Setup of job 3804:
// copyEngine
module copyEngine  #(
    parameter DATA_WIDTH       = 64,
    parameter ADDR_WIDTH       = 32,
    parameter LEN              = 16,
    parameter FULL_WORD_SIZE   = DATA_WIDTH / 8
) (
    input                             rstn,
    input                             clk,
    input                             src_dw_sel_i, 
    input                             dst_dw_sel_i, 
    input                             copy_i,
    input                             set_i,
    input        [7:0]                setVal_i,
    input                             flush_i,
    input        [LEN-1:0]            len_i,
    input        [ADDR_WIDTH-1:0]     src_i,
    input        [ADDR_WIDTH-1:0]     dst_i,
    output logic                      done_o,
    output logic                      mem_re_r,
    output logic [ADDR_WIDTH-1:0]     mem_rad_r,
    input                             mem_rreq_rdy,
    input        [DATA_WIDTH-1:0]     mem_rdat,
    input                             mem_rdat_rdy,
    output logic [FULL_WORD_SIZE-1:0] mem_bwe_r,
    output logic [ADDR_WIDTH-1:0]     mem_wad_r,
    output logic [DATA_WIDTH-1:0]     mem_wdat_r,
    input                             mem_wreq_rdy,
    output logic                      flush_r,
    output logic [ADDR_WIDTH-1:0]     cmd_adr_r,
    input                             cmd_rdy
);
Settings: LEC_CHECK=0, ABC_AREA=0, CAP_MARGIN=30, CELL_PAD_IN_SITES_DETAIL_PLACEMENT=1, CELL_PAD_IN_SITES_GLOBAL_PLACEMENT=1, CORE_ASPECT_RATIO=0.99, CORE_MARGIN=9, CORE_UTILIZATION=40, CTS_CLUSTER_DIAMETER=36, CTS_CLUSTER_SIZE=52, MAX_ROUTING_LAYER=met4, MIN_ROUTING_LAYER=met2, SLEW_MARGIN=20; clock period 11.5 ns.
run.sh (not shown) runs the stock make flow with config.mk's settings and CLKGATE_MAP_FILE=.
Job 3804 completed end to end with timing, DRC and antenna clean.
What job 8901 does differently from job 3804 at the input level:
- removing CORE_ASPECT_RATIO (formerly 0.99)
- changing MIN_ROUTING_LAYER from met2 to met1
- setting GPL_TIMING_DRIVEN to 0 for the first time
- setting GPL_ROUTABILITY_DRIVEN to 0 for the first time
- removing CTS_CLUSTER_SIZE (formerly 52)
- setting HOLD_SLACK_MARGIN to -0.05 for the first time
- changing CTS_CLUSTER_DIAMETER from 36 to 317
- changing CORE_UTILIZATION from 40 to 69
- removing ABC_AREA (formerly 0)
- changing CAP_MARGIN from 30 to 40
- removing CELL_PAD_IN_SITES_GLOBAL_PLACEMENT (formerly 1)
- changing the clock period (ns, I/O delays scaled along) from 11.5 to 11.0
==> comparison <==
Run status, job 8901: aborted in 3_5_place_dp, error DPL-0033. Going from job 3804 to job 8901, die span in x shrank by more than 10%. From job 8901 to job 3804, number of flip-flops and latches in the synthesized netlist did not move at all. There was hardly any difference in mux contribution to synthesized area between job 3804 and job 8901. The core region area number comes out lower for job 8901 vs job 3804. Floorplan-stage core utilization (job 8901 over job 3804): increase, 29 points. From job 8901 to job 3804, cell area after synthesis did not move at all. Reported for job 3804 and job 8901, synthesis area per yosys turned out identical to the last digit. Job 3804 -> job 8901: area of the die decreased by more than a quarter. Summary: with job 3804 as the reference, number of cell rows in job 8901 moved down by more than 10%. Compared with job 3804, job 8901 shows vertical die size that has gone down by more than 10%.
Setup changes, job 8901 to job 180
- CAP_MARGIN changed from 40 to 20
- CTS_CLUSTER_DIAMETER removed (was 317)
- CORE_MARGIN changed from 9 to 2
- CORE_UTILIZATION changed from 69 to 32
- GPL_ROUTABILITY_DRIVEN removed (was 0)
- CELL_PAD_IN_SITES_DETAIL_PLACEMENT removed (was 1)
- MAX_ROUTING_LAYER removed (was met4)
- HOLD_SLACK_MARGIN removed (was -0.05)
- MIN_ROUTING_LAYER removed (was met1)
- GPL_TIMING_DRIVEN removed (was 0)
- the clock period (ns, I/O delays scaled along) changed from 11.0 to 13.5
### Flow results
FAIL job 8901 @ 3_5_place_dp: tool exited with error
Job 180 went all the way through synthesis, placement and routing and the layout is clean on timing, DRC and antenna.
The synthesized cell count of job 8901 and that of job 180 are within noise of each other.
Per the comparison of job 180 with job 8901, async set or reset register ratio after synthesis level, width of the die increased 110 microns, total number of placement rows grew by 45.
Diff job 8901 -> job 180: vertical die dimension went up about 40%, die size went up 93%.


copyEngine again, from the RTL that the note above started with.
Settings: LEC_CHECK=0, CAP_MARGIN=20, CORE_ASPECT_RATIO=0.89, CORE_MARGIN=2, CORE_UTILIZATION=66, CTS_CLUSTER_SIZE=50, HOLD_SLACK_MARGIN=0.29, PLACE_DENSITY=0.64, SETUP_SLACK_MARGIN=1.39, SLEW_MARGIN=20, TNS_END_PERCENT=60; clock period 5.27 ns.
The first run stopped in global routing (5_1_grt).
Change:
==> flow/config.mk (replaced) <==
export PLATFORM = sky130hd
export DESIGN_NAME = copyEngine
export DESIGN_NICKNAME = copyEngine
export VERILOG_FILES = /design/flow/design.v
export SDC_FILE = /design/flow/constraint.sdc
export NUM_CORES = 4
export LEC_CHECK = 0
export CAP_MARGIN = 20
export CORE_MARGIN = 2
export CORE_UTILIZATION = 40
export SLEW_MARGIN = 20
==> flow/constraint.sdc (replaced) <==
create_clock -name core_clock -period 9.49 [get_ports {clk}]
set_input_delay 1.8980 -clock core_clock [delete_from_list [all_inputs] [get_ports {clk}]]
set_output_delay 1.8980 -clock core_clock [all_outputs]
set_load 0.01 [all_outputs]
The new run produced a clean layout. Area after synthesis stays the same. Synthesized cell count stays the same. Die size rose by 64%.
Change:
--- a/flow/config.mk
+++ b/flow/config.mk
@@ -6,6 +6,8 @@
 export NUM_CORES = 4
 export LEC_CHECK = 0
+export ABC_AREA = 1
 export CAP_MARGIN = 20
 export CORE_MARGIN = 2
-export CORE_UTILIZATION = 40
+export CORE_UTILIZATION = 72
 export SLEW_MARGIN = 20
+export TNS_END_PERCENT = 5
==> flow/constraint.sdc (replaced) <==
create_clock -name core_clock -period 2.35 [get_ports {clk}]
set_input_delay 0.4700 -clock core_clock [delete_from_list [all_inputs] [get_ports {clk}]]
set_output_delay 0.4700 -clock core_clock [all_outputs]
set_load 0.01 [all_outputs]
The new run aborted during global routing (5_1_grt) (GRT-0116).
Die area shrinks by 42%.
Area after synthesis climbs by 3.8%.
Synthesized cell count rises by 37%.
Change:
--- a/flow/config.mk
+++ b/flow/config.mk
@@ -6,8 +6,11 @@
 export NUM_CORES = 4
 export LEC_CHECK = 0
-export ABC_AREA = 1
 export CAP_MARGIN = 20
+export CORE_ASPECT_RATIO = 1.72
 export CORE_MARGIN = 2
 export CORE_UTILIZATION = 72
+export CTS_CLUSTER_DIAMETER = 27
+export CTS_CLUSTER_SIZE = 42
+export PLACE_DENSITY_LB_ADDON = 0.01
+export SETUP_SLACK_MARGIN = 0.79
 export SLEW_MARGIN = 20
-export TNS_END_PERCENT = 5
==> flow/constraint.sdc (replaced) <==
create_clock -name core_clock -period 2.67 [get_ports {clk}]
set_input_delay 0.5340 -clock core_clock [delete_from_list [all_inputs] [get_ports {clk}]]
set_output_delay 0.5340 -clock core_clock [all_outputs]
set_load 0.01 [all_outputs]
Outcome:
- The new run did not get past clock tree synthesis (4_1_cts)
- area after synthesis decreases by 3.6%
- synthesized cell count shrinks by 27%
- die area is lower by 3.5%
